## lane 1
==> flow/design.v <==
`timescale 1ns / 1ps
module signed_mult(a , b , out);
    output [31:0] out;
    input signed [31:0] a;
    input signed [31:0] b;
    wire signed [63:0] mult_out;
    assign mult_out = a*b;
    assign out  = {mult_out[63] , mult_out[55:25]};
endmodule
`timescale 1ns / 1ps
module Lorenz(clk , rst , en , seed_x , seed_y , seed_z , x , y , z);
    wire signed [31:0] sigma = {7'b0001010 , 25'b0};  
    wire signed [31:0] beta = {7'b0000010 , 25'b1010101010101010101010101};  
    wire signed [31:0] rho = {7'b0011100 , 25'b0};  
    wire signed [31:0] scale = {7'b0000001 , 20'b10000000001010101010};
    wire signed [31:0] dt = {7'b0 , 20'b00000001000000000000};
    parameter signed [31:0] xo = {7'b1000001 , 25'b0};  
    parameter signed [31:0] yo = {7'b0 , 25'b0001100110011001100110011};  
    parameter signed [31:0] zo = {7'b0011001 , 25'b0};  
    input wire clk;
    input wire rst;
    input wire en;
    input wire signed [31:0] seed_x;
    input wire signed [31:0] seed_y;
    input wire signed [31:0] seed_z;
    output reg signed [31:0] x;
    output reg signed [31:0] y;
    output reg signed [31:0] z;
    reg signed [26:0] dx;
    reg signed [26:0] dy;
    reg signed [26:0] dz;
    wire signed [31:0] m1 , m2 , m3 , m4 , m5 , m6 , m7 , m8 , m9;
    signed_mult sm1 (.a(m1) , .b(sigma) , .out(m2));
    signed_mult sm2 (.a(m3) , .b(m4) , .out(m5));
    signed_mult sm3 (.a(m3) , .b(y) , .out(m6));
    signed_mult sm4 (.a(m7) , .b(beta) , .out(m8));
    assign m1 = (y - x) >>> 8;
    assign m3 = x >>> 8;
    assign m4 = rho - z;
    assign m7 = z >>> 8;
    assign m9 = (y >>> 8);
    always@(posedge clk)
    begin
        if (rst)
        begin
            x <= seed_x;
            y <= seed_y;
            z <= seed_z;
        end
        else if (en)
        begin
            x <= x + m2;
            y <= y + m5 - m9;
            z <= z + m6 - m8;
        end
    end
endmodule
`timescale 1ns / 1ps
module Slowclock(
    input clk,
    input rst,
    output slowclock,
    output slowclock_rise
    );
    reg [25:0] counter;
    reg clockout;
    always@(posedge clk)
    begin
        if (rst)
        begin
            counter <= 0;
            clockout <= 0;
        end
        else if( counter == 1)
        begin
            clockout <= !clockout;        
            counter <= 0;
        end
        else
            counter <= counter + 1;
    end
    assign slowclock = clockout;
    assign slowclock_rise = (counter == 1) && !clockout;
endmodule
`timescale 1ns / 1ps
module UART_Tx1
    #(parameter CLKS_PER_BIT = 435)
    (
        input clk,
        input rst,
        input Tx_s,
        input [7:0] Tx_Data,
        output Tx_Active,
        output reg Tx_serial_out,
        output Tx_Done
    );
    localparam TX_IDLE = 3'b000;
    localparam TX_START_BIT = 3'b001;
    localparam TX_DATA_SEND = 3'b010;
    localparam TX_STOP = 3'b011;
    localparam TX_CLEAN = 3'b100;
    reg [2:0] MAIN_STATE;
    reg [9:0] clk_count;
    reg [2:0] Bit_Index;
    reg [7:0] Send_Data;
    reg       Done;
    reg       Active;
    always@(posedge clk)
    begin
        if (rst)
        begin
            MAIN_STATE <= TX_IDLE;
            clk_count <= 0;
            Bit_Index <= 0;
            Send_Data <= 0;
            Done <= 1'b0;
            Active <= 1'b0;
            Tx_serial_out <= 1'b1;
        end
        else
        case(MAIN_STATE)
            TX_IDLE:
                begin
                    Tx_serial_out <= 1'b1;
                    Done <= 1'b0;
                    clk_count <= 1'b0;
                    Bit_Index <= 1'b0;
                    if(Tx_s == 1'b1)
                        begin
                            Active <= 1'b1;
                            Send_Data <= Tx_Data;
                            MAIN_STATE <= TX_START_BIT;
                        end
                     else
                        MAIN_STATE <= TX_IDLE;
                end
            TX_START_BIT:
                begin
                    Tx_serial_out <= 1'b0;
                    if(clk_count < CLKS_PER_BIT - 1)
                        begin
                            clk_count <= clk_count + 1;
                            MAIN_STATE <= TX_START_BIT;
                        end
                    else
                        begin    
                            clk_count <= 1'b0;
                            MAIN_STATE <= TX_DATA_SEND;
                        end
                end       
            TX_DATA_SEND:
                begin
                    Tx_serial_out <= Send_Data[Bit_Index];
                    if(clk_count < CLKS_PER_BIT - 1)
                        begin
                            clk_count <= clk_count + 1;
                            MAIN_STATE <= TX_DATA_SEND;
                        end
                    else
                        begin
                            clk_count <= 1'b0;
                            if(Bit_Index < 7)
                                begin
                                    Bit_Index <= Bit_Index + 1;
                                    MAIN_STATE <= TX_DATA_SEND;
                                end
                            else
                                begin
                                    Bit_Index <= 1'b0;
                                    MAIN_STATE <= TX_STOP;
                                end
                        end
                end
            TX_STOP:
                begin
                    Tx_serial_out <= 1'b1;
                    if(clk_count < CLKS_PER_BIT - 1)
                        begin
                            clk_count <= clk_count + 1;
                            MAIN_STATE <= TX_STOP;
                        end
                    else
                        begin
                            Done <= 1'b1;
                            clk_count <= 1'b0;
                            MAIN_STATE <= TX_CLEAN;
                            Active <= 1'b0;
                        end    
                end
            TX_CLEAN:
                begin
                    Done <= 1'b1;
                    MAIN_STATE <= TX_IDLE;
                end
            default:
                MAIN_STATE <= TX_IDLE;    
        endcase
    end
    assign Tx_Active = Active;
    assign Tx_Done = Done;
endmodule
`timescale 1ns / 1ps
module delta_sigma_dac(clk, rst, PWM_in, PWM_out);
input wire clk;
input wire rst;
input wire [15:0] PWM_in;
output reg PWM_out;
reg [16:0] PWM_accumulator;
wire [16:0] PWM_sum = PWM_accumulator + PWM_in;
always @(posedge clk) 
begin
     if (rst)
     begin
          PWM_accumulator <= 0;
          PWM_out <= 0;
     end
     else
     begin
          PWM_out <= PWM_sum[16];
          PWM_accumulator <= {1'b0, PWM_sum[15:0]};
     end
end 
endmodule
`timescale 1ns / 1ps
module Lorenz3D(
    clk,
    rst,
    seed_x,
    seed_y,
    seed_z,
    pinX,
    pinY,
    pinZ,
	serial_data,
    x,
    y,
    z
    );
	input wire clk;
    input wire rst;
    input wire [31:0] seed_x;
    input wire [31:0] seed_y;
    input wire [31:0] seed_z;
    output wire pinX;
    output wire pinY;
    output wire pinZ;
    output wire serial_data;
    output wire [31:0] x;
    output wire [31:0] y;
    output wire [31:0] z;
    reg [2:0] i;
    wire [7:0] inputdata;
    wire       done_bit;
    reg        start;
    wire       active;
    wire       out_serial;
    reg        triger;
    reg [3:0] count;
	wire signed [31:0] xm , ym , zm;
	wire signed [31:0] scale = {7'b0001001 , 25'b0000001111010111000010100};
	reg [31:0] key; 
	reg [2:0]  i_n;
	reg        start_n;
	reg        triger_n;
	reg [31:0] key_n;
	wire slowclock;
	wire slowclock_rise;
	Slowclock clock ( .clk(clk), .rst(rst), .slowclock(slowclock), .slowclock_rise(slowclock_rise));
    Lorenz  L1(
     .clk(clk),
     .rst(rst),
     .en(slowclock_rise),
     .seed_x(seed_x),
     .seed_y(seed_y),
     .seed_z(seed_z),
     .x(x),
     .y(y),
     .z(z)
    );
	UART_Tx1  #(435) U1 ( .clk(clk), .rst(rst), .Tx_s(start), .Tx_Data(inputdata), .Tx_Active(active),  .Tx_serial_out(out_serial), .Tx_Done(done_bit));
	always@(posedge clk)
    begin
        i_n = i;
        start_n = start;
        triger_n = triger;
        key_n = key;
        if(done_bit == 1'b1)
        begin
            i_n = i_n + 1;
        end
        if( i_n == 3'b000 && triger_n == 1'b1)
        begin
            key_n = x;            
            start_n = 1;
            triger_n = 0;
        end
        if(i_n == 3'b100)
        begin
            i_n = 0;
            triger_n = 1;
        end
        if (rst)
        begin
            i <= 0;
            start <= 0;
            triger <= 1;
        end
        else
        begin
            i <= i_n;
            start <= start_n;
            triger <= triger_n;
            key <= key_n;
        end
    end
	delta_sigma_dac d1 (.clk(clk), .rst(rst), .PWM_in(x[31:9]), .PWM_out(pinX));
    delta_sigma_dac d2 (.clk(clk), .rst(rst), .PWM_in(y[31:9]), .PWM_out(pinY));
	delta_sigma_dac d3 (.clk(clk), .rst(rst), .PWM_in(z[31:9]), .PWM_out(pinZ));
	signed_mult sm1 (.a(x) , .b(scale) , .out(xm));
	signed_mult sm2 (.a(y) , .b(scale) , .out(ym));
	signed_mult sm3 (.a(z) , .b(scale) , .out(zm));
	assign serial_data = out_serial;
    assign inputdata = key[((i + 1) * 8 - 1) -: 8];
endmodule
==> flow/config.mk <==
export PLATFORM = sky130hd
export DESIGN_NAME = Lorenz3D
export DESIGN_NICKNAME = Lorenz3D
export VERILOG_FILES = /design/flow/design.v
export SDC_FILE = /design/flow/constraint.sdc
export NUM_CORES = 4
export LEC_CHECK = 0
export CAP_MARGIN = 20
export CORE_MARGIN = 2
export CORE_UTILIZATION = 66
export CTS_CLUSTER_DIAMETER = 41
export CTS_CLUSTER_SIZE = 39
export SLEW_MARGIN = 20
==> flow/constraint.sdc <==
create_clock -name core_clock -period 13.2 [get_ports {clk}]
set_input_delay 2.6400 -clock core_clock [delete_from_list [all_inputs] [get_ports {clk}]]
set_output_delay 2.6400 -clock core_clock [all_outputs]
set_load 0.01 [all_outputs]
run.sh (not shown) runs the stock make flow with config.mk's settings and CLKGATE_MAP_FILE=.
Inputs modified between lane 1 and lane 2:
--- a/flow/config.mk
+++ b/flow/config.mk
@@ -8,6 +8,4 @@
 export CAP_MARGIN = 20
 export CORE_MARGIN = 2
-export CORE_UTILIZATION = 66
-export CTS_CLUSTER_DIAMETER = 41
-export CTS_CLUSTER_SIZE = 39
+export CORE_UTILIZATION = 40
 export SLEW_MARGIN = 20
==> flow/constraint.sdc <==
create_clock -name core_clock -period 14.1 [get_ports {clk}]
set_input_delay 2.8200 -clock core_clock [delete_from_list [all_inputs] [get_ports {clk}]]
set_output_delay 2.8200 -clock core_clock [all_outputs]
set_load 0.01 [all_outputs]
[summary]
- Lane 2 vs lane 1: peak clock frequency supported by timing down by a few percent
- On routed wire length, lane 2 and lane 1 are basically level.
Edits applied to the flow inputs when going from lane 2 to lane 3:
--- a/flow/config.mk
+++ b/flow/config.mk
@@ -8,4 +8,4 @@
 export CAP_MARGIN = 20
 export CORE_MARGIN = 2
-export CORE_UTILIZATION = 40
+export CORE_UTILIZATION = 25
 export SLEW_MARGIN = 20
Comparing lane 3 and lane 2, the higher normalized max-slew margin is on lane 2.
Per the comparison of lane 3 with lane 2, worst hold slack climbed 4.2 ps, largest net degree at the start of global routing dropped 32%.
